==> job 8631 <==
## Cordic
module Cordic(
	input clk, 
	input [12:0] x_0,
	input [12:0] y_0,
	input [12:0] z_0,
	output [12:0] x_N,
	output [12:0] y_N,
	output [12:0] z_N
);
export LEC_CHECK = 0
export ABC_AREA = 1
export CAP_MARGIN = 20
export CORE_ASPECT_RATIO = 1.41
export CORE_MARGIN = 2
export CORE_UTILIZATION = 72
export CTS_CLUSTER_DIAMETER = 374
export CTS_CLUSTER_SIZE = 10
export HOLD_SLACK_MARGIN = 0.3
export PLACE_DENSITY_LB_ADDON = 0.12
export SETUP_SLACK_MARGIN = 0.42
export SLEW_MARGIN = 20
export TNS_END_PERCENT = 5
create_clock -name core_clock -period 1.41 [get_ports {clk}]
run.sh (not shown) runs the stock make flow with config.mk's settings and CLKGATE_MAP_FILE=.
==> job 7116: changes against job 8631 <==
==> flow/config.mk (replaced) <==
export PLATFORM = sky130hd
export DESIGN_NAME = Cordic
export DESIGN_NICKNAME = Cordic
export VERILOG_FILES = /design/flow/design.v
export SDC_FILE = /design/flow/constraint.sdc
export NUM_CORES = 4
export LEC_CHECK = 0
export CAP_MARGIN = 20
export CORE_MARGIN = 2
export CORE_UTILIZATION = 72
export CTS_CLUSTER_DIAMETER = 52
export CTS_CLUSTER_SIZE = 39
export SETUP_SLACK_MARGIN = 0.57
export SLEW_MARGIN = 20
==> flow/constraint.sdc (replaced) <==
create_clock -name core_clock -period 3.27 [get_ports {clk}]
set_input_delay 0.6540 -clock core_clock [delete_from_list [all_inputs] [get_ports {clk}]]
set_output_delay 0.6540 -clock core_clock [all_outputs]
set_load 0.01 [all_outputs]
==> comparison table <==
Outcome: job 8631 stopped before the end; job 7116 complete, but fails checks
Failing step: job 8631 clock tree synthesis; job 7116 -
Layout check failures: job 8631 -; job 7116 capacitance limit, slew limit, setup timing
Post-synth area from yosys stat: job 8631 28800 sq um; job 7116 25880 sq um
Die Outline Area: job 8631 41630 sq um; job 7116 37470 sq um
Width of the die: job 8631 172.4 um; job 7116 193.6 um
Cell count after synthesis: job 8631 4007; job 7116 2875
Sequential-to-total area share from yosys stat: job 8631 0.2704; job 7116 0.3010
Distinct cell type count after synthesis: job 8631 43; job 7116 79
Yosys Instances: job 8631 4007; job 7116 2875
Cell with the most instances after synthesis: job 8631 nand2_1; job 7116 dfxtp_1
Die height: job 8631 241.5 um; job 7116 193.6 um
Post-synthesis adder-cell area fraction: job 8631 0.1849; job 7116 0.2058
Synth Area in Simple Gates: job 8631 0.2403; job 7116 0.1250
Detailed-placement wirelength estimate: job 8631 94730 um; job 7116 45870 um
Placer's final routability congestion estimate: job 8631 1.002; job 7116 0.9183
Share of synthesized cell area in and-or and or-and compound cells: job 8631 0.1167; job 7116 0.1794
Top cell area share: job 8631 0.2704; job 7116 0.3010
Post-synthesis net count: job 8631 4454; job 7116 3322
Core outline area: job 8631 39730 sq um; job 7116 35480 sq um
Std-Cell Rows: job 8631 87; job 7116 69
Average instance area after synthesis: job 8631 7.187 sq um; job 7116 9.000 sq um
Worst slack at placement: job 8631 -1.184 ns; job 7116 -0.06468 ns
Initial Util: job 8631 0.7248; job 7116 0.7293
Synth Area in XOR/XNOR: job 8631 0.1080; job 7116 0.1340
Post-synthesis mux area share: job 8631 0.0006952; job 7116 0.01620
Area after DPL: job 8631 37080 sq um; job 7116 27370 sq um
Total placed cells including tap cells: job 8631 5443; job 7116 3412
Area of the mapped netlist: job 8631 28800 sq um; job 7116 25880 sq um

* * *

==> harbor: inputs <==
==> flow/design.v <==
`timescale 1ns / 1ps
module CordicMachine(
	input clk,
	input [12:0] x_0,
	input [12:0] y_0,
	input [12:0] z_0,
	input [31:0] stage,
	output reg [12:0] x_N,
	output reg [12:0] y_N,
	output reg [12:0] z_N
);
	reg [12:0] arctan [12:0];
	initial begin
	arctan[0] = 13'b0101101000000;
	arctan[1] = 13'b0011010100100;
	arctan[2] = 13'b0001110000010;
	arctan[3] = 13'b0000111001000;
	arctan[4] = 13'b0000011100100;
	arctan[5] = 13'b0000001110010;
	arctan[6] = 13'b0000000111001;
	arctan[7] = 13'b0000000011100;
	arctan[8] = 13'b0000000001110;
	arctan[9] = 13'b0000000000111;
	arctan[10] = 13'b0000000000011;
	arctan[11] = 13'b0000000000001;
	arctan[12] = 13'b0000000000000;
	end
	wire signed [12:0] x_s = x_0;
	wire signed [12:0] y_s = y_0;
	wire [12:0] x_sh = x_s >>> stage;
	wire [12:0] y_sh = y_s >>> stage;
	always @(posedge clk) begin
		if (stage != 10) begin
			x_N <= z_0[12] ? x_0 + y_sh : x_0 - y_sh;
			y_N <= z_0[12] ? y_0 - x_sh : y_0 + x_sh;
			z_N <= z_0[12] ? z_0 + arctan[stage] : z_0 - arctan[stage];
		end
	end
endmodule
`timescale 1ns / 1ps
module Cordic(
	input clk, 
	input [12:0] x_0,
	input [12:0] y_0,
	input [12:0] z_0,
	output [12:0] x_N,
	output [12:0] y_N,
	output [12:0] z_N
);
	wire [12:0] x0, y0, z0;
	wire [12:0] x1, y1, z1;
	wire [12:0] x2, y2, z2;
	wire [12:0] x3, y3, z3;
	wire [12:0] x4, y4, z4;
	wire [12:0] x5, y5, z5;
	wire [12:0] x6, y6, z6;
	wire [12:0] x7, y7, z7;
	wire [12:0] x8, y8, z8;
	wire [12:0] x9, y9, z9;
	CordicMachine C1 (.clk(clk), .x_0(x_0), .y_0(y_0), .z_0(z_0), .stage(0), .x_N(x0), .y_N(y0), .z_N(z0));
	CordicMachine C2 (.clk(clk), .x_0(x0), .y_0(y0), .z_0(z0), .stage(1), .x_N(x1), .y_N(y1), .z_N(z1));
	CordicMachine C3 (.clk(clk), .x_0(x1), .y_0(y1), .z_0(z1), .stage(2), .x_N(x2), .y_N(y2), .z_N(z2));
	CordicMachine C4 (.clk(clk), .x_0(x2), .y_0(y2), .z_0(z2), .stage(3), .x_N(x3), .y_N(y3), .z_N(z3));
	CordicMachine C5 (.clk(clk), .x_0(x3), .y_0(y3), .z_0(z3), .stage(4), .x_N(x4), .y_N(y4), .z_N(z4));
	CordicMachine C6 (.clk(clk), .x_0(x4), .y_0(y4), .z_0(z4), .stage(5), .x_N(x5), .y_N(y5), .z_N(z5));
	CordicMachine C7 (.clk(clk), .x_0(x5), .y_0(y5), .z_0(z5), .stage(6), .x_N(x6), .y_N(y6), .z_N(z6));
	CordicMachine C8 (.clk(clk), .x_0(x6), .y_0(y6), .z_0(z6), .stage(7), .x_N(x7), .y_N(y7), .z_N(z7));
	CordicMachine C9 (.clk(clk), .x_0(x7), .y_0(y7), .z_0(z7), .stage(8), .x_N(x8), .y_N(y8), .z_N(z8));
	CordicMachine C10 (.clk(clk), .x_0(x8), .y_0(y8), .z_0(z8), .stage(9), .x_N(x9), .y_N(y9), .z_N(z9));
	assign x_N = x9;
	assign y_N = y9;
	assign z_N = z9;
endmodule
==> flow/run.sh <==
#!/bin/bash
# the make line also repeats each setting of config.mk as NAME=value (left out here)
make -C /OpenROAD-flow-scripts/flow DESIGN_CONFIG=/design/flow/config.mk WORK_HOME=/design/flow/orfs CLKGATE_MAP_FILE= finish
==> flow/config.mk <==
export PLATFORM = sky130hd
export DESIGN_NAME = Cordic
export DESIGN_NICKNAME = Cordic
export VERILOG_FILES = /design/flow/design.v
export SDC_FILE = /design/flow/constraint.sdc
export NUM_CORES = 4
export LEC_CHECK = 0
export ABC_AREA = 0
export CAP_MARGIN = 20
export CELL_PAD_IN_SITES_DETAIL_PLACEMENT = 0
export CORE_ASPECT_RATIO = 0.93
export CORE_MARGIN = 2
export CORE_UTILIZATION = 25
export CTS_CLUSTER_SIZE = 43
export MIN_ROUTING_LAYER = met2
export PLACE_DENSITY_LB_ADDON = 0.01
export SLEW_MARGIN = 40
==> flow/constraint.sdc <==
create_clock -name core_clock -period 2.22 [get_ports {clk}]
set_input_delay 0.4440 -clock core_clock [delete_from_list [all_inputs] [get_ports {clk}]]
set_output_delay 0.4440 -clock core_clock [all_outputs]
set_load 0.01 [all_outputs]
==> xenon: changes against harbor <==
==> flow/config.mk (replaced) <==
export PLATFORM = sky130hd
export DESIGN_NAME = Cordic
export DESIGN_NICKNAME = Cordic
export VERILOG_FILES = /design/flow/design.v
export SDC_FILE = /design/flow/constraint.sdc
export NUM_CORES = 4
export LEC_CHECK = 0
export CAP_MARGIN = 20
export CORE_MARGIN = 2
export CORE_UTILIZATION = 68
export SETUP_SLACK_MARGIN = 0.47
export SLEW_MARGIN = 20
==> flow/constraint.sdc (replaced) <==
create_clock -name core_clock -period 3.2 [get_ports {clk}]
set_input_delay 0.6400 -clock core_clock [delete_from_list [all_inputs] [get_ports {clk}]]
set_output_delay 0.6400 -clock core_clock [all_outputs]
set_load 0.01 [all_outputs]
==> willow: changes against harbor <==
==> flow/config.mk (replaced) <==
export PLATFORM = sky130hd
export DESIGN_NAME = Cordic
export DESIGN_NICKNAME = Cordic
export VERILOG_FILES = /design/flow/design.v
export SDC_FILE = /design/flow/constraint.sdc
export NUM_CORES = 4
export LEC_CHECK = 0
export CAP_MARGIN = 20
export CORE_MARGIN = 2
export CORE_UTILIZATION = 71
export CTS_CLUSTER_DIAMETER = 26
export CTS_CLUSTER_SIZE = 31
export SETUP_SLACK_MARGIN = 0.47
export SLEW_MARGIN = 20
==> flow/constraint.sdc (replaced) <==
create_clock -name core_clock -period 3.2 [get_ports {clk}]
set_input_delay 0.6400 -clock core_clock [delete_from_list [all_inputs] [get_ports {clk}]]
set_output_delay 0.6400 -clock core_clock [all_outputs]
set_load 0.01 [all_outputs]
==> comparison <==
xenon completed with no timing, DRC or antenna violations. harbor reached the layout checks and failed them: negative setup slack. willow did not get past 5_1_grt. Against harbor, the worst hold slack of xenon is higher by 0.10 ns. Area after synthesis is the same in willow and harbor. Between harbor and xenon, the lower maximum frequency is in xenon (gap about 9%, measured against xenon). Final cell count: xenon is smaller than harbor (about 32%).
